## flow/design.v

```verilog
module FIR_low_pass_filter(
	input clk,
	input rst,
	input [7:0]FIR_IN,
	output reg [16:0]FIR_OUT
);
reg[7:0] delay_pipeline1;
reg[7:0] delay_pipeline2;
reg[7:0] delay_pipeline3;
reg[7:0] delay_pipeline4;
reg[7:0] delay_pipeline5;
reg[7:0] delay_pipeline6;
reg[7:0] delay_pipeline7;
reg[7:0] delay_pipeline8;
reg[7:0] delay_pipeline9;
wire[7:0] coeff1 = 8'd7;	 
wire[7:0] coeff2 = 8'd5;
wire[7:0] coeff3 = 8'd51;
wire[7:0] coeff4 = 8'd135;
wire[7:0] coeff5 = 8'd179;
wire[7:0] coeff6 = 8'd135;
wire[7:0] coeff7 = 8'd51;
wire[7:0] coeff8 = 8'd5;
wire[7:0] coeff9 = 8'd7;
reg signed [16:0] multi_data1 ; 
reg signed [16:0] multi_data2 ;
reg signed [16:0] multi_data3 ;
reg signed [16:0] multi_data4 ;
reg signed [16:0] multi_data5 ;
reg signed [16:0] multi_data6 ;
reg signed [16:0] multi_data7 ;
reg signed [16:0] multi_data8 ;
reg signed [16:0] multi_data9 ;
always@(posedge clk or negedge rst)
if(!rst)
begin
	delay_pipeline1 <= 8'b0 ;
	delay_pipeline2 <= 8'b0 ;
	delay_pipeline3 <= 8'b0 ;
	delay_pipeline4 <= 8'b0 ;
	delay_pipeline5 <= 8'b0 ;
	delay_pipeline6 <= 8'b0 ;
	delay_pipeline7 <= 8'b0 ;
	delay_pipeline8 <= 8'b0 ;
	delay_pipeline9 <= 8'b0 ;
end
else
begin
	delay_pipeline1 <= FIR_IN;
	delay_pipeline2 <= delay_pipeline1 ;
	delay_pipeline3 <= delay_pipeline2 ;
	delay_pipeline4 <= delay_pipeline3 ;
	delay_pipeline5 <= delay_pipeline4 ;
	delay_pipeline6 <= delay_pipeline5 ;
	delay_pipeline7 <= delay_pipeline6 ;
	delay_pipeline8 <= delay_pipeline7 ;
	delay_pipeline9 <= delay_pipeline8 ;
end
always@(posedge clk or negedge rst)  
	if(!rst)
		multi_data1 <= 17'b0 ;
	else
		multi_data1 <= delay_pipeline1*coeff1 ;
always@(posedge clk or negedge rst)  
	if(!rst)
		multi_data2 <= 17'b0 ;
	else
		multi_data2 <= delay_pipeline2*coeff2 ;
always@(posedge clk or negedge rst)  
	if(!rst)
		multi_data3 <= 17'b0 ;
	else
		multi_data3 <= delay_pipeline3*coeff3 ;
always@(posedge clk or negedge rst)  
	if(!rst)
		multi_data4 <= 17'b0 ;
	else
		multi_data4 <= delay_pipeline4*coeff4 ;
always@(posedge clk or negedge rst)  
	if(!rst)
		multi_data5 <= 17'b0 ;
	else
		multi_data5 <= delay_pipeline5*coeff5 ;
always@(posedge clk or negedge rst)  
	if(!rst)
		multi_data6 <= 17'b0 ;
	else
		multi_data6 <= delay_pipeline6*coeff6 ;
always@(posedge clk or negedge rst)  
	if(!rst)
		multi_data7 <= 17'b0 ;
	else
		multi_data7 <= delay_pipeline7*coeff7 ;
always@(posedge clk or negedge rst)  
	if(!rst)
		multi_data8 <= 17'b0 ;
	else
		multi_data8 <= delay_pipeline8*coeff8 ;
always@(posedge clk or negedge rst)  
	if(!rst)
		multi_data9 <= 17'b0 ;
	else
		multi_data9 <= delay_pipeline9*coeff9 ;
always@(posedge clk or negedge rst)
	if(!rst)
		FIR_OUT <= 16'b0 ;
	else
		FIR_OUT <= multi_data1 + multi_data2 + multi_data3 + multi_data4 +multi_data5 + multi_data6 + multi_data7 + multi_data8 + multi_data9 ;
endmodule
```

## flow/run.sh

```bash
#!/bin/bash
# the make line also repeats each setting of config.mk as NAME=value (left out here)
make -C /OpenROAD-flow-scripts/flow DESIGN_CONFIG=/design/flow/config.mk WORK_HOME=/design/flow/orfs CLKGATE_MAP_FILE= finish
```

## flow/config.mk

```make
export PLATFORM = sky130hd
export DESIGN_NAME = FIR_low_pass_filter
export DESIGN_NICKNAME = FIR_low_pass_filter
export VERILOG_FILES = /design/flow/design.v
export SDC_FILE = /design/flow/constraint.sdc
export NUM_CORES = 4
export LEC_CHECK = 0
export ABC_AREA = 0
export CAP_MARGIN = 20
export CORE_ASPECT_RATIO = 1.94
export CORE_MARGIN = 2
export CORE_UTILIZATION = 40
export CTS_CLUSTER_DIAMETER = 323
export CTS_CLUSTER_SIZE = 98
export PLACE_DENSITY_LB_ADDON = 0.27
export SETUP_SLACK_MARGIN = 1.12
export SLEW_MARGIN = 10
export TNS_END_PERCENT = 35
```

## flow/constraint.sdc

```tcl
create_clock -name core_clock -period 7.0 [get_ports {clk}]
set_input_delay 1.4000 -clock core_clock [delete_from_list [all_inputs] [get_ports {clk}]]
set_output_delay 1.4000 -clock core_clock [all_outputs]
set_load 0.01 [all_outputs]
```

==> run notes, run 1 <==
Implementation results

Following the worst setup path forward leads to its endpoint at FIR_OUT[16]. The async set-reset flop share out of synthesis is 1.00. The start point of the worst min-delay path is delay_pipeline8[1]. Of the post-synthesis cell area, the dominant cell type holds 0.343.

The routed layout has 8,534 vias. The global router's overall resource usage is 0.176. Looking at the max-slew report, the worst-margin pin has a slew of 0.936 ns. The post-CTS hold buffer count recorded in the log is 0. Hold timing on the final database bottoms out at a slack of 0.405 ns. The fraction of synthesized area in multiplexers is 0.000689. The complex-gate fraction of the synthesized area is 0.0777. The number of DRC markers after the initial detailed-route iteration is 254. The critical path endpoint category is a flip-flop. The last weighted congestion value of the routability-driven placer is 0.810. In the setup report, the worst path falls into the class flip-flop to flip-flop. In the final layout, the fill cell count is 3,383.

The Yosys warning count is 1. In the post-route report, total wirelength is listed as 30.9 mm. As reported, the later end of the worst-skew pair has a clock insertion delay of 0.46 ns.

The synthesized instance count is 1,265. The combined buffer and inverter count along the critical path is 5. The terminating pin of the worst hold path is delay_pipeline9[1].

The worst setup path is launched from a flip-flop. The tool flagged a number of max-cap violations equal to 0. The worst-case headroom to the max-slew limit is 0.376. Entering global routing, the biggest net connects 163 pins. The flip-flop and latch count after synthesis is 199. The core utilization at floorplan is 0.404.

Clock-pin slew was measured on the worst setup and hold paths at 0.08 ns. The initial antenna violation count is 0. The root cell of the clock tree is sky130_fd_sc_hd__clkbuf_16. The count of antenna diodes in the layout is 0.

The final critical-path share of the clock period is 0.646. According to the Yosys statistics, the synthesized design has a chip area of 0.0145 mm². The final-stage net count is 1,709. The area fraction in and, or, nand and nor cells after synthesis is 0.0360. The final-report hold violation count is 0. The cell-mix breakdown from Yosys lists the XOR/XNOR area share as 0.0501.

After detailed routing, the number of remaining DRC violations is 0. The TritonCTS clock tree is built.

27 I/O pins were placed. The floorplan step set the die height to 269 µm. The flow ran to the end and the layout has no timing, DRC or antenna violations.

The register share after synthesis is 0.343. The first global-routing pass estimated 49.8 mm of wire. In this run the standard cell core region covers 0.0359 mm².

The time the final worst path needs with I/O delays and setup is 4.52 ns. The setup skew after layout is 0.0105 ns. The maximum number of buffers from clock root to sink is 2.

Clock tree synthesis inserted a total of 17 buffers. The number of clock sinks came to 199. The synthesized netlist occupies a cell area of 0.0145 mm². The cell area after placement is 0.0154 mm². The total congestion overflow after global routing is 0. A synthesized cell averages 11.5 µm².

In this run the tool buffered the top-level ports with 26 buffer cells. In the synthesized netlist, the dominant kind of combinational cell is adder cells. In the Yosys stats the netlist draws on 48 distinct library cells. The cell sequence reported for the critical path is inv_1 > fa_1 > inv_1 > fa_1 > fa_1 > inv_1 > fa_1 > inv_1 > ha_1 > inv_1 > fa_1 > nor2b_4 > o31a_1 > o41ai_4 > or2_4 > a41o_1 > xnor2_1. Per the synthesis report, the dominant area consumer among library cells is sky130_fd_sc_hd__dfrtp_1. In this run, synthesis inferred 0 flip-flops with an integrated enable.

The critical path maximum fanout is 4. The number of gates resized after CTS was 0. In this run the tools logged warnings totalling 38. Counting instances, the worst hold path has a depth of 0. Post-CTS timing repair inserted 0 buffers for setup. Setup repair after global routing left no endpoint under its margin. The routed via count divided by cell count is 4.83. The cell with the largest stage delay on the worst path is sky130_fd_sc_hd__fa_1. Per the post-route antenna check, the number of violating nets is 0. The die extent in x is 141 µm. The dominant cell by count in the synthesized netlist is sky130_fd_sc_hd__inv_1. The dominant delay contributor by cell family on the critical path is adder cells. Per the post-synthesis report, the nets total 1,664. STA lists the startpoint of the worst register-to-register path as multi_data1[2]. The adder and majority cell fraction of the synthesized area is 0.413.

The depth of the worst register-to-register path is 17. The fmax is 221 MHz. The number of H-tree levels is 4. The max-slew violation total from the final report is 0. The first element of the critical path is multi_data1[2]. The worst min-delay path class is flip-flop to flip-flop.

The worst setup timing slack at the placement stage is 2.47 ns. STA puts the critical path data arrival time at 4.83 ns. In the synthesized netlist, the cells that appear most often are sky130_fd_sc_hd__inv_1 (308), sky130_fd_sc_hd__ha_1 (239), sky130_fd_sc_hd__dfrtp_1 (199). The largest incremental delay on the critical path is 0.54 ns. The required time at the worst endpoint is listed as 7.31 ns. In the final routed layout, each cell accounts on average for 17.5 µm. Setup slack on the worst reg-to-reg path comes out at 2.48 ns.

Across all setup checks in the final design, the least slack found is 2.48 ns. The post-detailed-placement half-perimeter wirelength is 26.3 mm. Compared with the post-synthesis result, the final layout area differs by 10.1%. The final standard cell area without fillers is 0.0160 mm².

The number of iterations in the first detailed-routing pass is 5. The floorplan has 97 rows. The via count of the first global-routing pass came to 9,580. The endpoint of the worst-slack reg-to-reg timing path is FIR_OUT[16]. The number of setup violations in the final report is 0. The number of gates on the worst path with buffers counted is 17. The die covers 0.0379 mm². The cell count listed in synth_stat.txt is 1,265. The leading register cell type out of synthesis is sky130_fd_sc_hd__dfrtp_1. After synthesis, the cell types taking the most area are sky130_fd_sc_hd__dfrtp_1 (34%), sky130_fd_sc_hd__fa_1 (21%), sky130_fd_sc_hd__ha_1 (21%). The sum of negative setup slack is 0 ns.
[cell type report]
cell class / count / area [µm²] / area share
Multi-Input combinational cell: 757 / 8380 / 0.524
Sequential cell: 199 / 4980 / 0.311
Inverter: 308 / 1160 / 0.0723
Tap cell: 445 / 557 / 0.0348
Clock buffer: 17 / 425 / 0.0266
Timing Repair Buffer: 27 / 284 / 0.0178
Clock inverter: 14 / 208 / 0.0130
[layer usage]
metal,up-vias,share of wire,track usage
met5,-,0,0
met4,0,0.054,0.0963
met3,50,0.011,0.0204
met2,70,0.61,0.360
met1,4314,0.32,0.161
li1,4100,-,-
[stage by stage]
stage               utilization  std cells
floorplan                     -       1265
global placement          0.428       1736
detailed placement        0.428       1736
CTS                       0.445       1767
global route              0.445       1767
finish                    0.445       1767
==> inputs of run 2 (changes only) <==
ABC_AREA = not set   (was 0)
CORE_ASPECT_RATIO = not set   (was 1.94)
CORE_UTILIZATION = 72   (was 40)
CTS_CLUSTER_DIAMETER = 26   (was 323)
CTS_CLUSTER_SIZE = not set   (was 98)
PLACE_DENSITY = 0.35   (was not set)
PLACE_DENSITY_LB_ADDON = not set   (was 0.27)
SETUP_SLACK_MARGIN = 1.09   (was 1.12)
SLEW_MARGIN = 20   (was 10)
TNS_END_PERCENT = not set   (was 35)
clock period = 3.84 ns   (was 7.0 ns; I/O delays follow)
==> run notes, run 2 <==
Implementation results

Per the synthesis report, the dominant area consumer among library cells is sky130_fd_sc_hd__dfrtp_1. The number of inserted filler cells in the final layout is 645 (-81%). The slack of the critical path came to -0.874 ns (-3.35 ns). The largest incremental delay on the critical path is 0.75 ns (+0.21 ns). The I/O pin count is 27 (unchanged).

The endpoint of the most critical setup path is FIR_OUT[14]. The async set-reset flop share out of synthesis is 1.00 (unchanged). The die extent in x is 146 µm (+3.7%). The final hold slack is 0.264 ns (-0.141 ns). The worst setup path is launched from a flip-flop. The final critical-path share of the clock period is 1.23 (+0.581). The global router's overall resource usage is 0.367 (+0.191).

The chip area from the yosys synthesis statistics is 0.0145 mm² (unchanged). The number of placement rows is 51 (-47%). The number of iterations in the first detailed-routing pass came to 7 (+2). The number of design rule violations left after detail routing was 0 (unchanged).

The leading register cell type out of synthesis is sky130_fd_sc_hd__dfrtp_1. The sum of routed wire length over all layers was 47.7 mm (+54%). The cell with the largest stage delay on the worst path is sky130_fd_sc_hd__fa_1. The number of vias after detailed routing is 10,952 (+28%).

The post-detailed-placement half-perimeter wirelength is 24.3 mm (-7.6%). The biggest fanout along the worst timing path is 6 (+2). The number of buffers added to fix hold violations after cts was 0 (unchanged). The type of the setup path with the least slack is flip-flop to flip-flop. The core outline area is 0.0197 mm² (-45%). Grouping stages by cell kind, the critical path spends the most delay in adder cells. The critical path endpoint category is a flip-flop. The final cell utilization of the core is 0.924 (+0.479). The endpoint of the worst-slack reg-to-reg timing path is FIR_OUT[14]. The fmax came to 212 MHz (-4.0%). The via count of the first global-routing pass is 11,195 (+17%).

The overall chip area was 0.0213 mm² (-44%). The depth of the worst register-to-register path came to 14 (-3). The final-stage net count is 1,827 (+6.9%). The first element of the critical path is multi_data5[12].

The portion of synthesized cell area occupied by the leading cell type is 0.343 (unchanged). The number of DRC markers after the initial detailed-route iteration is 992 (+290%). The setup skew after layout is 0.0190 ns (+0.00854 ns). Per STA, the worst path is made up of inv_1 > fa_1 > fa_1 > inv_1 > fa_1 > inv_1 > fa_1 > inv_1 > ha_2 > buf_4 > o21ai_0 > a21oi_1 > a21oi_1 > a211oi_2. Setup repair after global routing could not meet its margin everywhere. The count of antenna-violating nets left after detailed routing is 0 (unchanged). The register share after synthesis is 0.343 (unchanged).

Clock tree synthesis selected as its root buffer the cell sky130_fd_sc_hd__clkbuf_16. The routed via count divided by cell count is 6.42 (+33%). The vertical die size came to 146 µm (-46%). The last weighted congestion value of the routability-driven placer was 0.890 (+9.9%).

The total congestion overflow after global routing came to 0 (unchanged). The wire length per cell after detailed routing is 28.0 µm (+60%). The net count after synthesis is 1,664 (unchanged).

The Yosys warning count came to 1 (unchanged). The post-CTS clock slew at the launch and capture registers of the worst setup and hold paths is 0.09 ns (about the same). After synthesis, the cell types taking the most area are sky130_fd_sc_hd__dfrtp_1 (34%), sky130_fd_sc_hd__fa_1 (21%), sky130_fd_sc_hd__ha_1 (21%). The flow ran to the end, but the layout failed its checks. The area fraction in and, or, nand and nor cells after synthesis is 0.0360 (unchanged).

The xor/xnor cell area share of the yosys netlist came to 0.0501 (unchanged). The flip-flop and latch count after synthesis came to 199 (unchanged). The CTS buffer count came to 17 (unchanged). The final-report hold violation count came to 0 (unchanged). The synthesized area per cell is 11.5 µm² (unchanged).

The combined buffer and inverter count along the critical path was 5 (unchanged). The number of max-cap violations is 0 (unchanged). The worst path arrival time is 5.05 ns (+0.22 ns).

The area growth from synthesis to final layout is 25.1%. The combined area of all synthesized cells was 0.0145 mm² (unchanged). Failing layout checks were recorded as negative setup slack.

The count of cell types in the netlist came to 48 (unchanged). The critical path data required time came to 4.18 ns (-3.13 ns). The cell count listed in synth_stat.txt is 1,265 (unchanged). The count of antenna diodes in the layout is 0 (unchanged). The worst-skew pair later-pin latency is 0.47 ns (about the same).

The worst min-delay path class is input pin to async pin. The number of gates on the worst path with buffers counted is 14 (-3). The initial antenna violation count is 3 (+3). The time the final worst path needs with I/O delays and setup is 4.71 ns (+0.190 ns). The complex-gate fraction of the synthesized area is 0.0777 (unchanged). The number of H-tree levels is 4 (unchanged). The count of input and output buffers came to 26 (unchanged). The max-slew violation total from the final report came to 0 (unchanged). The fraction of synthesized area in multiplexers is 0.000689 (unchanged). The number of setup violations in the final report is 12 (+12). The core utilization at floorplan is 0.739 (+0.335). The maximum number of buffers from clock root to sink is 2 (unchanged).

The worst-case headroom to the max-slew limit came to 0.652 (+0.276). The global-route wire length before repair is 58.6 mm (+18%). The number of flops mapped to enable cells by yosys is 0 (unchanged).

The combinational family with the most area after synthesis is adder cells. The most common cell in the synthesized netlist is sky130_fd_sc_hd__inv_1.

The TritonCTS clock tree is built. The stage-log warning count is 41 (+7.9%). The setup slack on the worst flop-to-flop path is -0.87 ns (-3.35 ns).

The slew of the pin with the lowest slew margin is 0.517 ns (-0.419 ns). The launch point of the worst reg-to-reg path is multi_data5[12]. The number of sinks on the clock net came to 199 (unchanged).

The largest net degree at the start of global routing is 80 (-51%). The sum of negative setup slack came to -5.61 ns (-5.61 ns). The adder and majority cell fraction of the synthesized area was 0.413 (unchanged).

The synthesized instance count came to 1,265 (unchanged). The commonest cells after synthesis are sky130_fd_sc_hd__inv_1 (308), sky130_fd_sc_hd__ha_1 (239), sky130_fd_sc_hd__dfrtp_1 (199).
-- run 2: per-stage QoR --
step                      setup WS [ns]  area [µm²]  instances
after detailed placement         -0.377       15800       1601
final                            -0.874       18200       1706
after global routing              -1.04       18200       1706
after floorplan                  -0.241       14800       1265
after global placement           -0.349       15800       1601
after CTS                        -0.369       17500       1673
-- run 2: timing repair --
action                     4_1_cts  5_1_grt
setup endpoints to repair       56       61
pin swaps                       84       57
setup buffers                   40       33
resized                        159       88
-- run 2: layer usage --
metal,track usage,vias up,part of all wire
met2,0.619,794,0.49
met3,0.0747,324,0.087
met4,0.192,4,0.083
li1,-,4347,-
met5,0,-,0.00055
met1,0.452,5483,0.34
-- run 2: final cells by class --
type | instances | area, µm² | share of cell area
multi-input cells | 757 | 9790 | 0.539
flip-flops and latches | 199 | 4990 | 0.275
repair buffers | 145 | 1280 | 0.0706
inverters | 308 | 1160 | 0.0638
clock buffers | 18 | 439 | 0.0242
well taps | 265 | 332 | 0.0183
clock inverters | 14 | 169 | 0.00930
==> inputs of run 3 (changes only) <==
CAP_MARGIN = 0   (was 20)
CTS_CLUSTER_DIAMETER = 79   (was 26)
PLACE_DENSITY = not set   (was 0.35)
PLACE_DENSITY_LB_ADDON = 0.29   (was not set)
SETUP_SLACK_MARGIN = -0.16   (was 1.09)
==> run notes, run 3 <==
Implementation results

The last weighted congestion value of the routability-driven placer is 0.924 (+3.8%). The time the final worst path needs with I/O delays and setup was 4.43 ns (-0.282 ns). The maximum number of buffers from clock root to sink is 2 (unchanged).

The routed via count divided by cell count is 6.23 (-2.9%). The layout checks failed on negative setup slack. The async set-reset flop share out of synthesis came to 1.00 (unchanged).

The endpoint of the worst-slack reg-to-reg timing path is FIR_OUT[16]. The sum of routed wire length over all layers is 40.1 mm (-16%). The wire length per cell after detailed routing is 24.4 µm (-13%). STA classifies the critical path startpoint as a flip-flop. The type of the setup path with the least slack is flip-flop to flip-flop. The area growth from synthesis to final layout is 13.2%. The leading register cell type out of synthesis is sky130_fd_sc_hd__dfrtp_1. Among the stages of the critical path, the cell type that occurs most often is sky130_fd_sc_hd__fa_1. The combined buffer and inverter count along the critical path is 5 (unchanged). The register share after synthesis is 0.343 (unchanged). The final-report hold violation count came to 0 (unchanged).

The number of inserted filler cells in the final layout came to 933 (+45%). The setup skew after layout is 0.0154 ns (-0.00357 ns). The post-detailed-placement half-perimeter wirelength is 25.0 mm (+2.7%). The number of buffers added to fix hold violations after cts is 0 (unchanged). The stage-log warning count came to 39 (-4.9%). The die extent in x is 146 µm (unchanged).

The via count of the first global-routing pass is 11,034 (-1.4%). The number of max-cap violations came to 0 (unchanged). The number of gates on the worst path with buffers counted is 17 (+3). The flip-flop and latch count after synthesis is 199 (unchanged). The depth of the worst register-to-register path is 17 (+3). Sorting the synthesized cells by how often they occur yields sky130_fd_sc_hd__inv_1 (308), sky130_fd_sc_hd__ha_1 (239), sky130_fd_sc_hd__dfrtp_1 (199). The xor/xnor cell area share of the yosys netlist is 0.0501 (unchanged).

The worst path arrival time was 4.77 ns (-0.28 ns). The adder and majority cell fraction of the synthesized area came to 0.413 (unchanged).

The number of sinks on the clock net came to 199 (unchanged). The worst-skew pair later-pin latency was 0.46 ns (about the same). The number of vias after detailed routing is 10,235 (-6.5%). The initial antenna violation count came to 0 (-3).

The vertical die size is 146 µm (unchanged). The cell with the largest stage delay on the worst path is sky130_fd_sc_hd__fa_1. The count of input and output buffers came to 26 (unchanged). The combined area of all synthesized cells came to 0.0145 mm² (unchanged). The net count after synthesis is 1,664 (unchanged).

The setup slack on the worst flop-to-flop path was -0.59 ns (+0.28 ns). The count of antenna-violating nets left after detailed routing is 0 (unchanged). The largest incremental delay on the critical path came to 0.57 ns (-0.18 ns).

The complex-gate fraction of the synthesized area is 0.0777 (unchanged). In this run the critical path is formed by inv_2 > fa_1 > inv_2 > fa_1 > fa_1 > inv_1 > fa_1 > inv_1 > ha_2 > inv_2 > fa_2 > nor2b_4 > o31a_1 > o41ai_4 > or2_4 > a41o_1 > xnor2_1. The largest net degree at the start of global routing is 95 (+19%). The chip area from the yosys synthesis statistics is 0.0145 mm² (unchanged). The slew of the pin with the lowest slew margin is 0.791 ns (+0.275 ns). The number of H-tree levels is 4 (unchanged). The core utilization at floorplan is 0.739 (unchanged). The launch point of the critical path was reported as multi_data3[2]. The number of flops mapped to enable cells by yosys is 0 (unchanged).

The max-slew violation total from the final report is 0 (unchanged). The final-stage net count came to 1,762 (-3.6%). The synthesized instance count was 1,265 (unchanged). The endpoint of the most critical setup path is FIR_OUT[16].

The run finished, with violations left. The CTS buffer count is 17 (unchanged). The core outline area is 0.0197 mm² (unchanged).

The number of iterations in the first detailed-routing pass was 7 (unchanged). The I/O pin count is 27 (unchanged). In the post-synthesis netlist, the biggest area contributors are sky130_fd_sc_hd__dfrtp_1 (34%), sky130_fd_sc_hd__fa_1 (21%), sky130_fd_sc_hd__ha_1 (21%). The post-CTS clock slew at the launch and capture registers of the worst setup and hold paths was 0.09 ns (about the same). The portion of synthesized cell area occupied by the leading cell type was 0.343 (unchanged).

Among all cell types in the netlist, the one instantiated most often is sky130_fd_sc_hd__inv_1. The synthesized area per cell is 11.5 µm² (unchanged). The total congestion overflow after global routing is 0 (unchanged).

The area fraction in and, or, nand and nor cells after synthesis is 0.0360 (unchanged). The worst-case headroom to the max-slew limit is 0.472 (-0.180). Setup repair after global routing could not meet its margin everywhere.

The TritonCTS clock tree is built. The overall chip area came to 0.0213 mm² (unchanged). The number of setup violations in the final report is 13 (+1).

The final critical-path share of the clock period came to 1.15 (-0.0734). The root cell of the clock tree is sky130_fd_sc_hd__clkbuf_16. The worst min-delay path class is input pin to async pin. In this design, the largest share of critical-path delay is due to adder cells. The number of DRC markers after the initial detailed-route iteration is 807 (-19%). The global router's overall resource usage came to 0.365 (-0.00225). The global-route wire length before repair is 58.8 mm (+0.32%). The number of placement rows is 51 (unchanged).

The worst setup path is captured at a flip-flop. The fraction of synthesized area in multiplexers is 0.000689 (unchanged). Summed over all instances, the cell type with the most area after synthesis is sky130_fd_sc_hd__dfrtp_1. The cell count listed in synth_stat.txt is 1,265 (unchanged). The worst register-to-register path begins at multi_data3[2]. The final hold slack is 0.339 ns (+0.0755 ns). For reference, the top logic cell family by area is adder cells. The number of design rule violations left after detail routing is 0 (unchanged). The fmax is 226 MHz (+6.4%).

The Yosys warning count is 1 (unchanged). The slack of the critical path is -0.592 ns (+0.282 ns). The biggest fanout along the worst timing path is 4 (-2).

The count of cell types in the netlist is 48 (unchanged). The critical path data required time is 4.18 ns (about the same). The worst setup timing slack at the placement stage is -0.515 ns (-0.138 ns).
[run 3: layer usage]
metal / track usage / up-vias / wire, µm
met5: 0 / - / 0
met4: 0.210 / 0 / 3490
met3: 0.0784 / 269 / 3100
met2: 0.610 / 633 / 19300
met1: 0.442 / 5121 / 14300
li1: - / 4212 / -
[run 3: metrics by stage]
stage | TNS [ns] | cells | util | instance area, µm²
final | -4.30 | 1642 | 0.837 | 16400
after global routing | -6.40 | 1641 | 0.836 | 16400
after CTS | -2.64 | 1637 | 0.827 | 16300
after detailed placement | -3.84 | 1601 | 0.788 | 15500
after global placement | -1.97 | 1601 | 0.788 | 15500
after floorplan | -0.898 | 1265 | - | 14500
[run 3: cell type report]
class	count	area [µm²]	area share
diodes	1	2.50	0.000152
multi-input cells	757	8660	0.527
flip-flops and latches	199	4980	0.303
repair buffers	80	702	0.0427
clock buffers	17	425	0.0259
clock inverters	15	180	0.0110
inverters	308	1160	0.0703
well taps	265	332	0.0202
[run 3: timing repair]
| item | 4_1_cts | 5_1_grt |
|---|---|---|
| gates resized | 27 | 42 |
| setup endpoints to repair | 10 | 14 |
| buffers inserted | 5 | 6 |
| pin swaps | 33 | 44 |
==> inputs of run 4 (changes only) <==
ABC_AREA = 0   (was not set)
CAP_MARGIN = 20   (was 0)
CELL_PAD_IN_SITES_DETAIL_PLACEMENT = 1   (was not set)
CORE_ASPECT_RATIO = 1.92   (was not set)
CORE_MARGIN = 9   (was 2)
CORE_UTILIZATION = 49   (was 72)
CTS_CLUSTER_DIAMETER = 293   (was 79)
CTS_CLUSTER_SIZE = 81   (was not set)
GPL_ROUTABILITY_DRIVEN = 0   (was not set)
HOLD_SLACK_MARGIN = 0.09   (was not set)
MAX_ROUTING_LAYER = met5   (was not set)
MIN_ROUTING_LAYER = met2   (was not set)
PLACE_DENSITY_LB_ADDON = 0.26   (was 0.29)
SETUP_SLACK_MARGIN = not set   (was -0.16)
clock period = 6.57 ns   (was 3.84 ns; I/O delays follow)
==> run notes, run 4 <==
Implementation results

The area fraction in and, or, nand and nor cells after synthesis is 0.0360 (unchanged). The Yosys warning count is 1 (unchanged). The max-slew violation total from the final report is 0 (unchanged).

The final-stage net count came to 1,709 (-3.0%). The number of H-tree levels is 4 (unchanged).

The number of DRC markers after the initial detailed-route iteration came to 2,430 (+200%). The adder and majority cell fraction of the synthesized area was 0.413 (unchanged). The setup slack on the worst flop-to-flop path came to 1.74 ns (+2.33 ns). The flip-flop and latch count after synthesis is 199 (unchanged). The setup skew after layout is 0.0135 ns (-0.00197 ns). The number of buffers added to fix hold violations after cts is 0 (unchanged).

The CTS buffer count is 17 (unchanged). The combinational family with the most area after synthesis is adder cells. The biggest fanout along the worst timing path is 6 (+2). The routed via count divided by cell count is 7.59 (+22%). The complex-gate fraction of the synthesized area came to 0.0777 (unchanged). The net count after synthesis is 1,664 (unchanged).

The sum of negative setup slack is 0 ns (+4.30 ns). The number of max-cap violations is 0 (unchanged). The core outline area is 0.0293 mm² (+49%). The final-report hold violation count is 0 (unchanged). The register share after synthesis is 0.343 (unchanged). The flow measured a signed area growth from synthesis to layout of 8.93%. The time the final worst path needs with I/O delays and setup came to 4.83 ns (+0.399 ns). The worst hold path belongs to the class flip-flop to flip-flop. Setup repair after global routing left no endpoint under its margin.

The worst setup path is of the flip-flop to flip-flop kind. For the worst reg-to-reg path, the endpoint reported by OpenROAD is FIR_OUT[15]. The root cell of the clock tree is sky130_fd_sc_hd__clkbuf_16.

The depth of the worst register-to-register path is 14 (-3). The post-cts resize count was 0 (-100%). Ranked by instance count, the synthesized netlist is headed by sky130_fd_sc_hd__inv_1 (308), sky130_fd_sc_hd__ha_1 (239), sky130_fd_sc_hd__dfrtp_1 (199).

The final critical-path share of the clock period was 0.735 (-0.419). The slew of the pin with the lowest slew margin was 0.978 ns (+0.187 ns). The global router's overall resource usage was 0.352 (-0.0129).

The xor/xnor cell area share of the yosys netlist is 0.0501 (unchanged). The async set-reset flop share out of synthesis is 1.00 (unchanged).

In this run the worst setup path begins at multi_data6[10]. The number of design rule violations left after detail routing is 0 (unchanged).

The critical path endpoint category is a flip-flop. The global-route wire length before repair was 62.8 mm (+6.9%).

The I/O pin count is 27 (unchanged). The slowest stage of the critical path is the sky130_fd_sc_hd__fa_1 cell. The dominant cell by count in the synthesized netlist is sky130_fd_sc_hd__inv_1. The number of iterations in the first detailed-routing pass is 19 (+12). The vertical die size is 257 µm (+76%). The chip area from the yosys synthesis statistics is 0.0145 mm² (unchanged). The core utilization at floorplan is 0.496 (-0.243). On the critical path the largest part of the delay comes from adder cells. The via count of the first global-routing pass is 15,198 (+38%). The number of gates on the worst path with buffers counted was 14 (-3). The number of placement rows is 87 (+71%). The number of flops mapped to enable cells by yosys is 0 (unchanged). The leading register cell type out of synthesis is sky130_fd_sc_hd__dfrtp_1. The worst-skew pair later-pin latency was 0.47 ns (about the same). The portion of synthesized cell area occupied by the leading cell type is 0.343 (unchanged). The synthesized area per cell is 11.5 µm² (unchanged). The start point of the worst min-delay path is delay_pipeline8[1]. The number of vias after detailed routing was 12,736 (+24%). The critical path data required time is 6.97 ns (+2.79 ns).

TritonCTS built the clock tree. The total congestion overflow after global routing is 0 (unchanged). The worst-case headroom to the max-slew limit is 0.343 (-0.129). The terminating pin of the worst hold path is delay_pipeline9[1]. The worst path arrival time is 5.23 ns (+0.46 ns). The cell count listed in synth_stat.txt came to 1,265 (unchanged). The count of input and output buffers came to 26 (unchanged). The final standard cell area without fillers is 0.0158 mm² (-3.8%). The post-detailed-placement half-perimeter wirelength came to 30.7 mm (+23%).

The cell area after placement is 0.0152 mm² (-1.6%). The run finished with no timing, DRC or antenna violations. The synthesized instance count came to 1,265 (unchanged).

The worst setup path is launched from a flip-flop. The number of sinks on the clock net is 199 (unchanged). The combined area of all synthesized cells came to 0.0145 mm² (unchanged). The endpoint of the most critical setup path is FIR_OUT[15].

The largest net degree at the start of global routing was 160 (+68%). The final hold slack is 0.420 ns (+0.0802 ns). The number of setup violations in the final report is 0 (-13).

The wire length per cell after detailed routing came to 24.2 µm (-1.1%). The stage-log warning count came to 39 (unchanged). Per STA, the worst path is made up of inv_1 > fa_1 > inv_1 > fa_1 > fa_1 > inv_1 > fa_1 > inv_1 > ha_1 > o21a_1 > o311ai_0 > o21ai_0 > a21oi_1 > xnor2_1. The sum of routed wire length over all layers came to 40.6 mm (+1.1%). The maximum number of buffers from clock root to sink is 2 (unchanged). The overall chip area was 0.0365 mm² (+71%).

The main area contributors are sky130_fd_sc_hd__dfrtp_1 (34%), sky130_fd_sc_hd__fa_1 (21%), sky130_fd_sc_hd__ha_1 (21%). The combined buffer and inverter count along the critical path is 4 (-1). The post-CTS setup buffer count came to 0 (-5).

The fraction of synthesized area in multiplexers is 0.000689 (unchanged). The cell type with the largest total area after synthesis is sky130_fd_sc_hd__dfrtp_1. The post-CTS clock slew at the launch and capture registers of the worst setup and hold paths is 0.08 ns (about the same). The initial antenna violation count is 0 (unchanged). The die extent in x is 142 µm (-2.6%). The number of stages on the worst hold path is 0.

The count of antenna-violating nets left after detailed routing is 0 (unchanged). The largest incremental delay on the critical path is 0.64 ns (+0.07 ns). The count of cell types in the netlist is 48 (unchanged). The fmax is 207 MHz (-8.3%).

The launch point of the worst reg-to-reg path is multi_data6[10].
run 4: cell type report:
class	count	area [µm²]
diodes	1	2.50
clock buffers	19	443
clock inverters	12	118
fillers	3063	13500
inverters	308	1160
multi-input cells	757	8390
flip-flops and latches	199	4980
well taps	356	445
repair buffers	27	284
run 4: layer usage:
layer	GRT usage	vias to the layer above	part of all wire
met5	0.0810	-	0.0065
met4	0.134	8	0.13
met3	0.353	480	0.29
met2	0.473	3552	0.57
met1	-	4636	0
li1	-	4060	-
run 4: stage by stage:
step           setup WS [ns]  utilization  cells
2_1_floorplan           2.28            -   1265
3_3_place_gp            2.05        0.521   1647
3_5_place_dp            1.81        0.521   1647
4_1_cts                 1.78        0.540   1678
5_1_grt                 1.51        0.540   1678
6_report                1.74        0.540   1679
==> inputs of run 5 (changes only) <==
ABC_AREA = not set   (was 0)
CAP_MARGIN = 30   (was 20)
CELL_PAD_IN_SITES_DETAIL_PLACEMENT = not set   (was 1)
CELL_PAD_IN_SITES_GLOBAL_PLACEMENT = 1   (was not set)
CORE_ASPECT_RATIO = not set   (was 1.92)
CORE_MARGIN = 2   (was 9)
CORE_UTILIZATION = 17   (was 49)
CTS_CLUSTER_DIAMETER = not set   (was 293)
CTS_CLUSTER_SIZE = 84   (was 81)
GPL_ROUTABILITY_DRIVEN = not set   (was 0)
HOLD_SLACK_MARGIN = not set   (was 0.09)
MAX_ROUTING_LAYER = met4   (was met5)
MIN_ROUTING_LAYER = not set   (was met2)
PLACE_DENSITY_LB_ADDON = 0.04   (was 0.26)
TNS_END_PERCENT = 40   (was not set)
clock period = 6.3 ns   (was 6.57 ns; I/O delays follow)
==> run notes, run 5 <==
Implementation results

The run finished with no timing, DRC or antenna violations. The first element of the critical path is multi_data1[2]. The depth of the worst register-to-register path was 17 (+3). The cell with the largest stage delay on the worst path is sky130_fd_sc_hd__fa_1.

The dominant delay contributor by cell family on the critical path is adder cells. Setup repair after global routing left no endpoint under its margin. The synthesized instance count came to 1,265 (unchanged). The last weighted congestion value of the routability-driven placer is 0.682.

The adder and majority cell fraction of the synthesized area is 0.413 (unchanged). The type of element launching the critical path is a flip-flop. The number of design rule violations left after detail routing was 0 (unchanged).

The portion of synthesized cell area occupied by the leading cell type is 0.343 (unchanged). The async set-reset flop share out of synthesis is 1.00 (unchanged). The TritonCTS clock tree is built. The final critical-path share of the clock period is 0.747 (+0.0117). The largest incremental delay on the critical path is 0.55 ns (-0.09 ns). The endpoint of the most critical setup path is FIR_OUT[16].

In this run the critical path is formed by inv_1 > fa_1 > inv_1 > fa_1 > fa_1 > inv_1 > fa_1 > inv_1 > ha_1 > inv_1 > fa_1 > nor2b_4 > o31a_1 > o41ai_4 > or2_4 > a41o_1 > xnor2_1. The count of antenna-violating nets left after detailed routing came to 0 (unchanged). Of the combinational cells, the family taking the most area is adder cells. The post-CTS clock slew at the launch and capture registers of the worst setup and hold paths is 0.09 ns (about the same). The area fraction in and, or, nand and nor cells after synthesis is 0.0360 (unchanged).

The max-slew violation total from the final report came to 0 (unchanged). The number of stages on the worst hold path is 0 (unchanged). The number of vias after detailed routing is 8,361 (-34%). The critical path data required time is 6.67 ns (-0.30 ns).

The routed via count divided by cell count is 3.39 (-55%). The leading register cell type out of synthesis is sky130_fd_sc_hd__dfrtp_1. The post-cts resize count is 0 (unchanged). The number of DRC markers after the initial detailed-route iteration was 347 (-86%).

The root cell of the clock tree is sky130_fd_sc_hd__clkbuf_16. The net count after synthesis was 1,664 (unchanged). The number of gates on the worst path with buffers counted was 17 (+3). The CTS buffer count is 17 (unchanged).

The number of max-cap violations is 0 (unchanged). In this run the critical register-to-register path is captured at FIR_OUT[16]. The post-CTS setup buffer count is 0 (unchanged).

The number of flops mapped to enable cells by yosys came to 0 (unchanged). The global router's overall resource usage came to 0.108 (-0.244). The final-stage net count was 1,710 (+0.059%). The number of sinks on the clock net was 199 (unchanged). The xor/xnor cell area share of the yosys netlist is 0.0501 (unchanged).

The stage-log warning count was 37 (-5.1%). The combined area of all synthesized cells came to 0.0145 mm² (unchanged). The number of setup violations in the final report is 0 (unchanged). The number of iterations in the first detailed-routing pass is 4 (-15). The sum of negative setup slack came to 0 ns (unchanged).

For the worst reg-to-reg path, the startpoint reported by OpenROAD is multi_data1[2]. The type of the setup path with the least slack is flip-flop to flip-flop. The maximum number of buffers from clock root to sink is 2 (unchanged). The path with the worst hold slack has its endpoint at delay_pipeline9[1]. The count of input and output buffers is 26 (unchanged). After synthesis, the most frequently instantiated cells are sky130_fd_sc_hd__inv_1 (308), sky130_fd_sc_hd__ha_1 (239), sky130_fd_sc_hd__dfrtp_1 (199). The Yosys warning count is 1 (unchanged). The synthesized area per cell is 11.5 µm² (unchanged). The vertical die size was 296 µm (+15%). The path class of the tightest hold or removal check is flip-flop to flip-flop. The combined buffer and inverter count along the critical path was 5 (+1). The fraction of synthesized area in multiplexers is 0.000689 (unchanged).

The largest total area in the synthesized netlist belongs to sky130_fd_sc_hd__dfrtp_1. The cell count listed in synth_stat.txt came to 1,265 (unchanged). In the post-synthesis netlist, the biggest area contributors are sky130_fd_sc_hd__dfrtp_1 (34%), sky130_fd_sc_hd__fa_1 (21%), sky130_fd_sc_hd__ha_1 (21%).

The most common cell in the synthesized netlist is sky130_fd_sc_hd__inv_1. The worst-case headroom to the max-slew limit is 0.614 (+0.271). The global-route wire length before repair was 64.9 mm (+3.2%). The slew of the pin with the lowest slew margin is 0.574 ns (-0.404 ns).

The core outline area is 0.0849 mm² (+190%). The largest net degree at the start of global routing was 114 (-29%). The initial antenna violation count is 4 (+4). The sum of routed wire length over all layers is 42.4 mm (+4.4%). The core utilization at floorplan is 0.171 (-0.325). The complex-gate fraction of the synthesized area is 0.0777 (unchanged). The count of antenna diodes in the layout is 0 (-1).

The via count of the first global-routing pass is 9,541 (-37%). The number of H-tree levels came to 4 (unchanged).

The final-report hold violation count was 0 (unchanged). The fmax was 213 MHz (+2.6%). The register share after synthesis was 0.343 (unchanged). The number of buffers added to fix hold violations after cts is 0 (unchanged). The setup slack on the worst flop-to-flop path is 1.59 ns (-0.15 ns). The count of cell types in the netlist came to 48 (unchanged). The flip-flop and latch count after synthesis was 199 (unchanged).

The biggest fanout along the worst timing path came to 4 (-2). The setup skew after layout is 0.0136 ns (+0.000149 ns). The time the final worst path needs with I/O delays and setup came to 4.71 ns (-0.125 ns). The start point of the worst min-delay path is delay_pipeline8[1]. The chip area from the yosys synthesis statistics is 0.0145 mm² (unchanged).

The overall chip area came to 0.0878 mm² (+140%). The number of placement rows is 107 (+23%). The wire length per cell after detailed routing is 17.2 µm (-29%). The total congestion overflow after global routing was 0 (unchanged).

The post-detailed-placement half-perimeter wirelength is 34.9 mm (+14%). The number of inserted filler cells in the final layout came to 9,378 (+210%). The I/O pin count is 27 (unchanged). The area growth from synthesis to layout is 16.0%.

The worst path arrival time is 5.08 ns (-0.15 ns). The die extent in x is 296 µm (+110%). The worst-skew pair later-pin latency is 0.49 ns (+0.02 ns). The critical path endpoint category is a flip-flop.
[run 5: area by class of cell]
class                           instances  area, µm²  share of cell area
Inverter                              308       1160              0.0686
Timing Repair Buffer                   28        313              0.0186
Tap cell                             1144       1430              0.0850
Multi-Input combinational cell        757       8380               0.498
Clock inverter                         15        156             0.00929
Sequential cell                       199       4980               0.296
Clock buffer                           17        425              0.0253
[run 5: layer usage]
metal  share of wire  GRT usage
met1            0.51      0.148
met2            0.46      0.163
met3           0.016     0.0142
met4           0.016     0.0333
met5               0          -
[run 5: metrics by stage]
step	cell area [µm²]	instances	hold WS (ns)	setup WS, ns	utilization
finish	16800	2468	0.420	1.59	0.198
global route	16800	2468	0.448	1.32	0.198
CTS	16800	2467	0.452	1.50	0.198
detailed placement	16200	2435	0.427	1.54	0.191
global placement	16200	2435	0.425	1.57	0.191
floorplan	14500	1265	0.360	2.01	-
==> inputs of run 6 (changes only) <==
ABC_AREA = 1   (was not set)
CAP_MARGIN = 20   (was 30)
CELL_PAD_IN_SITES_GLOBAL_PLACEMENT = not set   (was 1)
CORE_ASPECT_RATIO = 1.32   (was not set)
CORE_UTILIZATION = 72   (was 17)
CTS_CLUSTER_DIAMETER = 400   (was not set)
CTS_CLUSTER_SIZE = 100   (was 84)
MAX_ROUTING_LAYER = not set   (was met4)
PLACE_DENSITY_LB_ADDON = not set   (was 0.04)
SETUP_SLACK_MARGIN = 0.35   (was not set)
TNS_END_PERCENT = 50   (was 40)
clock period = 3.71 ns   (was 6.3 ns; I/O delays follow)
==> run notes, run 6 <==
Implementation results

The run finished, with violations left. The checks that failed: negative setup slack. The global router's overall resource usage is 0.326 (+0.218).

The tightest min-delay check is of the input pin to async pin type. The global-route wire length before repair is 55.8 mm (-14%). The critical path endpoint category is a flip-flop. The worst path arrival time was 4.08 ns (-1.00 ns). The synthesized area per cell is 9.59 µm² (-16%). The last weighted congestion value of the routability-driven placer is 0.951 (+39%). The chip area from the yosys synthesis statistics was 0.0154 mm² (+6.4%). The Yosys warning count is 1 (unchanged).

The overall chip area is 0.0226 mm² (-74%). The I/O pin count came to 27 (unchanged). The initial antenna violation count is 0 (-4). The combined area of all synthesized cells is 0.0154 mm² (+6.4%). The biggest fanout along the worst timing path is 3 (-1). The CTS buffer count came to 17 (unchanged). The fmax is 267 MHz (+26%).

The number of buffers added to fix hold violations after cts is 0 (unchanged). The post-route non-filler standard cell count came to 1,971 (-20%). The largest incremental delay on the critical path is 0.58 ns (+0.03 ns). Per STA, the endpoint of the critical path is FIR_OUT[10].

The startpoint identified for the worst register-to-register timing path is multi_data6[2]. For reference, the critical path cell chain is fa_1 > fa_1 > fa_1 > inv_2 > fa_1 > inv_2 > ha_4 > inv_2 > fa_2 > nor2_4 > nor2_4 > nor2_1 > nor2_1 > xnor2_1. Tracing the worst setup path back leads to its startpoint at multi_data6[2]. The count of antenna-violating nets left after detailed routing is 0 (unchanged).

The wire length per cell after detailed routing is 17.3 µm (+0.76%). The number of gates on the worst path with buffers counted is 14 (-3). The adder and majority cell fraction of the synthesized area is 0.388 (-0.0246). Grouping stages by cell kind, the critical path spends the most delay in adder cells. The cell type with the largest total area after synthesis is sky130_fd_sc_hd__dfrtp_1.

The worst-case headroom to the max-slew limit is 0.564 (-0.0508). The most used cell along the critical path is sky130_fd_sc_hd__fa_1.

The area fraction in and, or, nand and nor cells after synthesis was 0.124 (+0.0884). The stage-log warning count came to 41 (+11%). The cell count after placement is 1,933 (-21%). The number of vias after detailed routing is 10,560 (+26%). The final-report hold violation count is 0 (unchanged).

The root cell of the clock tree is sky130_fd_sc_hd__clkbuf_16. The time the final worst path needs with I/O delays and setup is 3.74 ns (-0.961 ns). The number of setup violations in the final report was 2 (+2). The final cell utilization of the core is 0.817 (+0.619).

The max-slew violation total from the final report is 0 (unchanged). The critical path is of the flip-flop to flip-flop type. The die extent in x came to 131 µm (-56%). The sum of routed wire length over all layers came to 34.1 mm (-20%). The fraction of synthesized area in multiplexers was 0 (-0.000689). The total congestion overflow after global routing is 0 (unchanged). The count of input and output buffers came to 26 (unchanged). The critical path data required time is 4.04 ns (-2.63 ns).

The slew of the pin with the lowest slew margin is 0.655 ns (+0.0803 ns). The async set-reset flop share out of synthesis came to 1.00 (unchanged). The portion of synthesized cell area occupied by the leading cell type came to 0.322 (-0.0205). The number of DRC markers after the initial detailed-route iteration is 591 (+70%). The depth of the worst register-to-register path was 14 (-3).

The number of sinks on the clock net came to 199 (unchanged). Looking at the reg2reg group, the worst path ends at FIR_OUT[10]. The final standard cell area without fillers is 0.0172 mm² (+2.2%). The complex-gate fraction of the synthesized area was 0.0305 (-0.0473). The synthesized instance count is 1,611 (+27%).

The number of design rule violations left after detail routing was 0 (unchanged). The cell area after placement was 0.0163 mm² (+0.53%). The largest net degree at the start of global routing came to 82 (-28%). The number of flops mapped to enable cells by yosys came to 0 (unchanged). Between the synthesized netlist and the finished layout, the area growth was recorded as 11.5%.

The number of iterations in the first detailed-routing pass was 5 (+1). The setup skew after layout is 0.00873 ns (-0.00487 ns).

The register share after synthesis is 0.322 (-0.0205). The xor/xnor cell area share of the yosys netlist is 0.0335 (-0.0166). The final critical-path share of the clock period was 1.01 (+0.262). The worst-skew pair later-pin latency is 0.45 ns (-0.04 ns). The post-CTS clock slew at the launch and capture registers of the worst setup and hold paths is 0.07 ns (-0.02 ns). The setup slack on the worst flop-to-flop path is -0.03 ns (-1.63 ns). After synthesis, the cell types taking the most area are sky130_fd_sc_hd__dfrtp_1 (32%), sky130_fd_sc_hd__fa_1 (19%), sky130_fd_sc_hd__ha_1 (19%). Counting instances in the post-synthesis netlist gives the leading cell types as sky130_fd_sc_hd__inv_1 (415), sky130_fd_sc_hd__nand2_1 (286), sky130_fd_sc_hd__ha_1 (239). The number of H-tree levels was 4 (unchanged).

The maximum number of buffers from clock root to sink is 2 (unchanged). The dominant cell by count in the synthesized netlist is sky130_fd_sc_hd__inv_1. The combined buffer and inverter count along the critical path is 3 (-2). The commonest register cell is sky130_fd_sc_hd__dfrtp_1. The net count after synthesis is 2,010 (+21%). The core outline area is 0.0211 mm² (-75%). The timing report shows that the slowest cell on the worst path is sky130_fd_sc_hd__fa_1. TritonCTS built the clock tree.

The slack of the critical path is -0.0345 ns (-1.63 ns). The number of max-cap violations came to 0 (unchanged). The combinational family with the most area after synthesis is adder cells. The via count of the first global-routing pass came to 11,151 (+17%). The cell count listed in synth_stat.txt was 1,611 (+27%).

The type of element launching the critical path is a flip-flop. The number of placement rows was 61 (-43%). Setup repair after global routing could not meet its margin everywhere.

The post-detailed-placement half-perimeter wirelength was 27.9 mm (-20%). The worst setup timing slack at the placement stage was -0.0260 ns (-1.56 ns). The final-stage net count is 2,074 (+21%). The flip-flop and latch count after synthesis was 199 (unchanged).

The count of cell types in the netlist is 27 (-44%). The count of antenna diodes in the layout was 0 (unchanged). The core utilization at floorplan was 0.733 (+0.562). The routed via count divided by cell count is 5.36 (+58%). The vertical die size is 172 µm (-42%).
-- run 6: cell type report --
| type | count | area, µm² |
|---|---|---|
| well taps | 283 | 354 |
| inverters | 416 | 1560 |
| multi-input cells | 996 | 9330 |
| clock buffers | 20 | 447 |
| clock inverters | 12 | 113 |
| fillers | 1370 | 3850 |
| repair buffers | 45 | 430 |
| flip-flops and latches | 199 | 4980 |
-- run 6: layer usage --
layer / track usage / share of wire / vias to the layer above
met4: 0.161 / 0.049 / 0
li1: - / - / 5047
met3: 0.0293 / 0.029 / 92
met1: 0.374 / 0.38 / 5155
met5: 0 / 0 / -
met2: 0.613 / 0.54 / 266
-- run 6: through the flow --
step	TNS (ns)	hold slack, ns
floorplan	0	0.360
global placement	0	0.382
detailed placement	-0.0376	0.374
CTS	0	0.345
global route	-0.619	0.379
finish	-0.0372	0.325
-- run 6: repair_timing --
action	4_1_cts	5_1_grt
gates resized	29	53
endpoints found under the setup margin	21	22
pin swaps	21	31
setup buffers	4	2
==> inputs of run 7 (changes only) <==
CORE_ASPECT_RATIO = not set   (was 1.32)
CORE_UTILIZATION = 71   (was 72)
CTS_CLUSTER_DIAMETER = 372   (was 400)
CTS_CLUSTER_SIZE = 99   (was 100)
PLACE_DENSITY = 0.42   (was not set)
SETUP_SLACK_MARGIN = 0.98   (was 0.35)
TNS_END_PERCENT = 5   (was 50)
clock period = 3.41 ns   (was 3.71 ns; I/O delays follow)
==> run notes, run 7 <==
Implementation results

The flow ran to the end, but the layout failed its checks. The run did not pass the layout checks because of negative setup slack. The async set-reset flop share out of synthesis was 1.00 (unchanged). Looking at the reg2reg group, the worst path starts from multi_data4[11].

The count of input and output buffers was 26 (unchanged). The critical path starts at multi_data4[11]. Broken down by cell family, the worst path's largest delay share belongs to adder cells. Setup repair after global routing could not meet its margin everywhere. The worst min-delay path class is input pin to async pin. The fmax is 271 MHz (+1.4%). The initial antenna violation count is 1 (+1).

Counting instances in the post-synthesis netlist gives the leading cell types as sky130_fd_sc_hd__inv_1 (415), sky130_fd_sc_hd__nand2_1 (286), sky130_fd_sc_hd__ha_1 (239). The count of antenna-violating nets left after detailed routing is 0 (unchanged).

The time the final worst path needs with I/O delays and setup is 3.69 ns (-0.0513 ns). The worst-skew pair later-pin latency came to 0.44 ns (about the same). The xor/xnor cell area share of the yosys netlist came to 0.0335 (unchanged). The capture point of the worst register-to-register path is recorded as FIR_OUT[16].

The most used cell along the critical path is sky130_fd_sc_hd__inv_1. The worst path arrival time is 4.03 ns (-0.05 ns). The routed via count divided by cell count is 5.73 (+7.0%). The cell type with the largest total area after synthesis is sky130_fd_sc_hd__dfrtp_1.

Looking at the clock tree report, the root buffer type is sky130_fd_sc_hd__clkbuf_16. The net count after synthesis is 2,010 (unchanged).

The maximum number of buffers from clock root to sink is 2 (unchanged). The biggest fanout along the worst timing path is 4 (+1). The slack of the critical path is -0.283 ns (-0.249 ns). The sum of routed wire length over all layers was 41.0 mm (+20%). The number of vias after detailed routing is 11,395 (+7.9%).

The area fraction in and, or, nand and nor cells after synthesis is 0.124 (unchanged). The number of setup violations in the final report is 15 (+13). sky130_fd_sc_hd__inv_1 is the most common cell in the netlist.

The cell count listed in synth_stat.txt is 1,611 (unchanged). The combined area of all synthesized cells is 0.0154 mm² (unchanged). The overall chip area is 0.0229 mm² (+1.3%). The vertical die size is 151 µm (-12%). The Yosys warning count is 1 (unchanged). The worst setup path is of the flip-flop to flip-flop kind.

The CTS buffer count is 17 (unchanged). The complex-gate fraction of the synthesized area is 0.0305 (unchanged). The largest net degree at the start of global routing is 87 (+6.1%).

The number of placement rows is 53 (-13%). The count of antenna diodes in the layout came to 0 (unchanged). The number of sinks on the clock net is 199 (unchanged).

The synthesized instance count is 1,611 (unchanged). The global router's overall resource usage was 0.329 (+0.00314). The cell with the largest stage delay on the worst path is sky130_fd_sc_hd__fa_1. The synthesized area per cell was 9.59 µm² (unchanged). The number of gates on the worst path with buffers counted is 16 (+2).

The number of iterations in the first detailed-routing pass came to 5 (unchanged). Following the worst setup path forward leads to its endpoint at FIR_OUT[16]. The core outline area is 0.0212 mm² (+0.42%). The stage-log warning count came to 41 (unchanged). Among all flip-flop cells after synthesis, the most frequent one is sky130_fd_sc_hd__dfrtp_1. The setup slack on the worst flop-to-flop path is -0.28 ns (-0.25 ns). The depth of the worst register-to-register path is 16 (+2).

STA classifies the critical path endpoint as a flip-flop. The core utilization at floorplan is 0.730 (-0.00308). The final critical-path share of the clock period is 1.08 (+0.0738). The setup skew after layout is 0.0131 ns (+0.00435 ns). The worst-case headroom to the max-slew limit is 0.505 (-0.0585). The fraction of synthesized area in multiplexers is 0 (unchanged). The area growth from synthesis to final layout is 20.4%. STA classifies the critical path startpoint as a flip-flop. The wire length per cell after detailed routing was 20.6 µm (+19%). The final hold slack is 0.296 ns (-0.0293 ns). The global-route wire length before repair is 56.1 mm (+0.42%). The count of cell types in the netlist came to 27 (unchanged). The total congestion overflow after global routing is 0 (unchanged).

The flip-flop and latch count after synthesis is 199 (unchanged). The critical path data required time came to 3.75 ns (-0.29 ns). The final-stage net count is 2,100 (+1.3%). The I/O pin count is 27 (unchanged). The adder and majority cell fraction of the synthesized area is 0.388 (unchanged).

The number of max-cap violations was 0 (unchanged). The critical path goes through inv_1 > fa_2 > fa_1 > inv_1 > fa_1 > inv_1 > fa_1 > inv_1 > ha_4 > nand2_2 > inv_2 > nand2_1 > nor3_1 > nand2_1 > nand3_1 > nand2_1. The max-slew violation total from the final report came to 0 (unchanged). The slew of the pin with the lowest slew margin is 0.742 ns (+0.0878 ns). The number of flops mapped to enable cells by yosys is 0 (unchanged). The last weighted congestion value of the routability-driven placer is 0.919 (-3.4%). The main area contributors are sky130_fd_sc_hd__dfrtp_1 (32%), sky130_fd_sc_hd__fa_1 (19%), sky130_fd_sc_hd__ha_1 (19%). The sum of negative setup slack was -2.83 ns (-2.79 ns).

The via count of the first global-routing pass is 11,070 (-0.73%). TritonCTS built the clock tree. The chip area from the yosys synthesis statistics is 0.0154 mm² (unchanged). The final-report hold violation count is 0 (unchanged). The register share after synthesis came to 0.322 (unchanged). The combinational family with the most area after synthesis is adder cells. The post-detailed-placement half-perimeter wirelength is 27.3 mm (-1.9%). The number of DRC markers after the initial detailed-route iteration is 890 (+51%). The die extent in x is 151 µm (+15%). The post-CTS clock slew at the launch and capture registers of the worst setup and hold paths is 0.08 ns (about the same).

The number of H-tree levels was 4 (unchanged). The combined buffer and inverter count along the critical path is 5 (+2). The number of design rule violations left after detail routing is 0 (unchanged). The largest incremental delay on the critical path is 0.56 ns (-0.02 ns). The portion of synthesized cell area occupied by the leading cell type is 0.322 (unchanged).
-- run 7: final cells by class --
class,count,area (µm²)
Multi-Input combinational cell,996,10400
Inverter,416,1560
Clock buffer,18,439
Tap cell,275,344
Timing Repair Buffer,71,633
Clock inverter,12,168
Fill cell,989,2560
Sequential cell,199,5010
-- run 7: timing repair --
action,in CTS,in global routing
buffers inserted,1,1
hold buffers,0,0
endpoints found under the setup margin,70,72
pin swaps,38,127
gates resized,46,292
-- run 7: per-layer routing --
| metal | track usage | share of wire | up-vias |
|---|---|---|---|
| li1 | - | - | 5089 |
| met1 | 0.429 | 0.38 | 5624 |
| met2 | 0.568 | 0.51 | 512 |
| met3 | 0.0500 | 0.060 | 168 |
| met4 | 0.109 | 0.052 | 2 |
| met5 | 0 | 0.00027 | - |
-- run 7: through the flow --
| stage | cells | worst slack (ns) | util | cell area (µm²) |
|---|---|---|---|---|
| 3_3_place_gp | 1955 | -0.221 | 0.781 | 16500 |
| 5_1_grt | 1987 | -0.462 | 0.879 | 18600 |
| 3_5_place_dp | 1955 | -0.330 | 0.781 | 16500 |
| 6_report | 1987 | -0.283 | 0.879 | 18600 |
| 2_1_floorplan | 1611 | -0.111 | - | 15600 |
| 4_1_cts | 1986 | -0.276 | 0.815 | 17200 |
==> inputs of run 8 (changes only) <==
PLACE_DENSITY = not set   (was 0.42)
SETUP_SLACK_MARGIN = 1.23   (was 0.98)
clock period = 4.25 ns   (was 3.41 ns; I/O delays follow)
==> run notes, run 8 <==
Implementation results

The path class of the tightest hold or removal check is flip-flop to flip-flop. The launch point of the worst reg-to-reg path is multi_data5[11]. The final cell utilization of the core is 0.803 (-0.0763). The fmax is 273 MHz (+0.65%). The dominant delay contributor by cell family on the critical path is adder cells. The count of cell types in the netlist came to 27 (unchanged). The xor/xnor cell area share of the yosys netlist is 0.0335 (unchanged). The critical path goes through inv_1 > fa_1 > fa_1 > inv_1 > fa_1 > inv_1 > fa_1 > inv_1 > ha_4 > nand2_1 > nand2_1 > inv_1 > nand2_1 > a21oi_2 > nand2_1 > nand2_1 > nand2_1. The slew of the pin with the lowest slew margin is 0.653 ns (-0.0896 ns).

The cell count after placement is 1,914 (-2.1%). The time the final worst path needs with I/O delays and setup is 3.67 ns (-0.0239 ns). The post-CTS clock slew at the launch and capture registers of the worst setup and hold paths is 0.08 ns (about the same). The final-stage net count is 2,063 (-1.8%). The combinational gate area is 0.00917 mm² (-12%). The number of DRC markers after the initial detailed-route iteration came to 549 (-38%). The biggest fanout along the worst timing path came to 5 (+1).

The type of element launching the critical path is a flip-flop. The worst-case headroom to the max-slew limit is 0.565 (+0.0598). The max-slew violation total from the final report is 0 (unchanged).

The final critical-path share of the clock period is 0.863 (-0.220). The sum of negative setup slack is 0 ns (+2.83 ns). Setup repair after global routing could not meet its margin everywhere. The dominant cell by count in the synthesized netlist is sky130_fd_sc_hd__inv_1. The flip-flop and latch count after synthesis is 199 (unchanged).

The number of iterations in the first detailed-routing pass is 5 (unchanged). The chip area from the yosys synthesis statistics is 0.0154 mm² (unchanged). The largest incremental delay on the critical path is 0.56 ns (about the same).

The number of sinks on the clock net came to 199 (unchanged). The Yosys warning count came to 1 (unchanged). The total congestion overflow after global routing came to 0 (unchanged). The number of inserted filler cells in the final layout is 1,344 (+36%). The I/O pin count is 27 (unchanged). The net count after synthesis is 2,010 (unchanged). The combined buffer and inverter count along the critical path is 5 (unchanged).

The number of placement rows was 53 (unchanged). The final standard cell area without fillers was 0.0170 mm² (-8.7%). The synthesized instance count is 1,611 (unchanged). The complex-gate fraction of the synthesized area is 0.0305 (unchanged). The stage-log warning count is 41 (unchanged). The initial antenna violation count is 0 (-1). The most numerous cell type found on the critical path is sky130_fd_sc_hd__nand2_1.

The worst-skew pair later-pin latency is 0.46 ns (+0.02 ns). The maximum number of buffers from clock root to sink is 2 (unchanged). The final hold slack is 0.410 ns (+0.114 ns). The global router's overall resource usage is 0.311 (-0.0180). The root buffer cell chosen for the clock tree is sky130_fd_sc_hd__clkbuf_16. The via count of the first global-routing pass was 10,769 (-2.7%). The fraction of synthesized area in multiplexers is 0 (unchanged). The core outline area is 0.0212 mm² (unchanged).

The post-detailed-placement half-perimeter wirelength is 26.2 mm (-4.2%). The largest net degree at the start of global routing is 87 (unchanged). The number of H-tree levels was 4 (unchanged). The number of max-cap violations is 0 (unchanged). The number of vias after detailed routing is 10,482 (-8.0%). The critical path data required time is 4.60 ns (+0.85 ns). The leading register cell type out of synthesis is sky130_fd_sc_hd__dfrtp_1. The register share after synthesis is 0.322 (unchanged).

The global-route wire length before repair is 53.5 mm (-4.6%). On the critical path, the stage with the largest delay is an instance of sky130_fd_sc_hd__fa_1. The slack of the critical path is 0.581 ns (+0.864 ns). The setup slack on the worst flop-to-flop path came to 0.58 ns (+0.86 ns).

The worst setup timing slack at the placement stage is 0.492 ns (+0.822 ns). The type of the setup path with the least slack is flip-flop to flip-flop. The overall chip area is 0.0229 mm² (unchanged). The most critical setup path has its startpoint at multi_data5[11]. The adder and majority cell fraction of the synthesized area is 0.388 (unchanged). The area fraction in and, or, nand and nor cells after synthesis is 0.124 (unchanged). The depth of the worst register-to-register path is 17 (+1).

By area the synthesized netlist is led by sky130_fd_sc_hd__dfrtp_1 (32%), sky130_fd_sc_hd__fa_1 (19%), sky130_fd_sc_hd__ha_1 (19%). The endpoint of the worst-slack reg-to-reg timing path is FIR_OUT[16]. The number of flops mapped to enable cells by yosys is 0 (unchanged).

The sum of routed wire length over all layers came to 32.6 mm (-20%). The post-route non-filler standard cell count is 1,952 (-1.8%). The setup skew after layout is 0.0146 ns (+0.00155 ns). The cell area after placement is 0.0162 mm² (-2.1%). The final-report hold violation count is 0 (unchanged).

The area growth from synthesis to final layout is 9.96%. The number of setup violations in the final report is 0 (-15). For reference, the top cells by count after synthesis are sky130_fd_sc_hd__inv_1 (415), sky130_fd_sc_hd__nand2_1 (286), sky130_fd_sc_hd__ha_1 (239).

The core utilization at floorplan was 0.730 (unchanged).

The number of gates on the worst path with buffers counted is 17 (+1). The wire length per cell after detailed routing is 16.7 µm (-19%). The combined area of all synthesized cells came to 0.0154 mm² (unchanged).

The run finished with no timing, DRC or antenna violations. The number of design rule violations left after detail routing came to 0 (unchanged). The cell count listed in synth_stat.txt is 1,611 (unchanged). The vertical die size is 151 µm (unchanged).

The flip-flop and latch area came to 0.00498 mm² (-0.50%). The async set-reset flop share out of synthesis came to 1.00 (unchanged). The endpoint of the most critical setup path is FIR_OUT[16]. The synthesized area per cell is 9.59 µm² (unchanged).
-- run 8: final cells by class --
| cell class | count | share of cell area |
|---|---|---|
| repair buffers | 34 | 0.0198 |
| inverters | 416 | 0.0920 |
| well taps | 275 | 0.0203 |
| flip-flops and latches | 199 | 0.293 |
| clock inverters | 15 | 0.00958 |
| clock buffers | 17 | 0.0251 |
| multi-input cells | 996 | 0.540 |
-- run 8: metal layers --
metal	vias up	GRT usage	part of all wire
met3	81	0.0464	0.039
li1	5023	-	-
met4	0	0.100	0.030
met2	249	0.531	0.50
met1	5129	0.413	0.43
met5	-	0	0
-- run 8: repair_timing --
item	CTS	global route
pin swaps	34	37
gates resized	28	28
setup endpoints to repair	39	53
hold buffers	0	0
endpoints found under the hold margin	0	0
buffers inserted	6	0
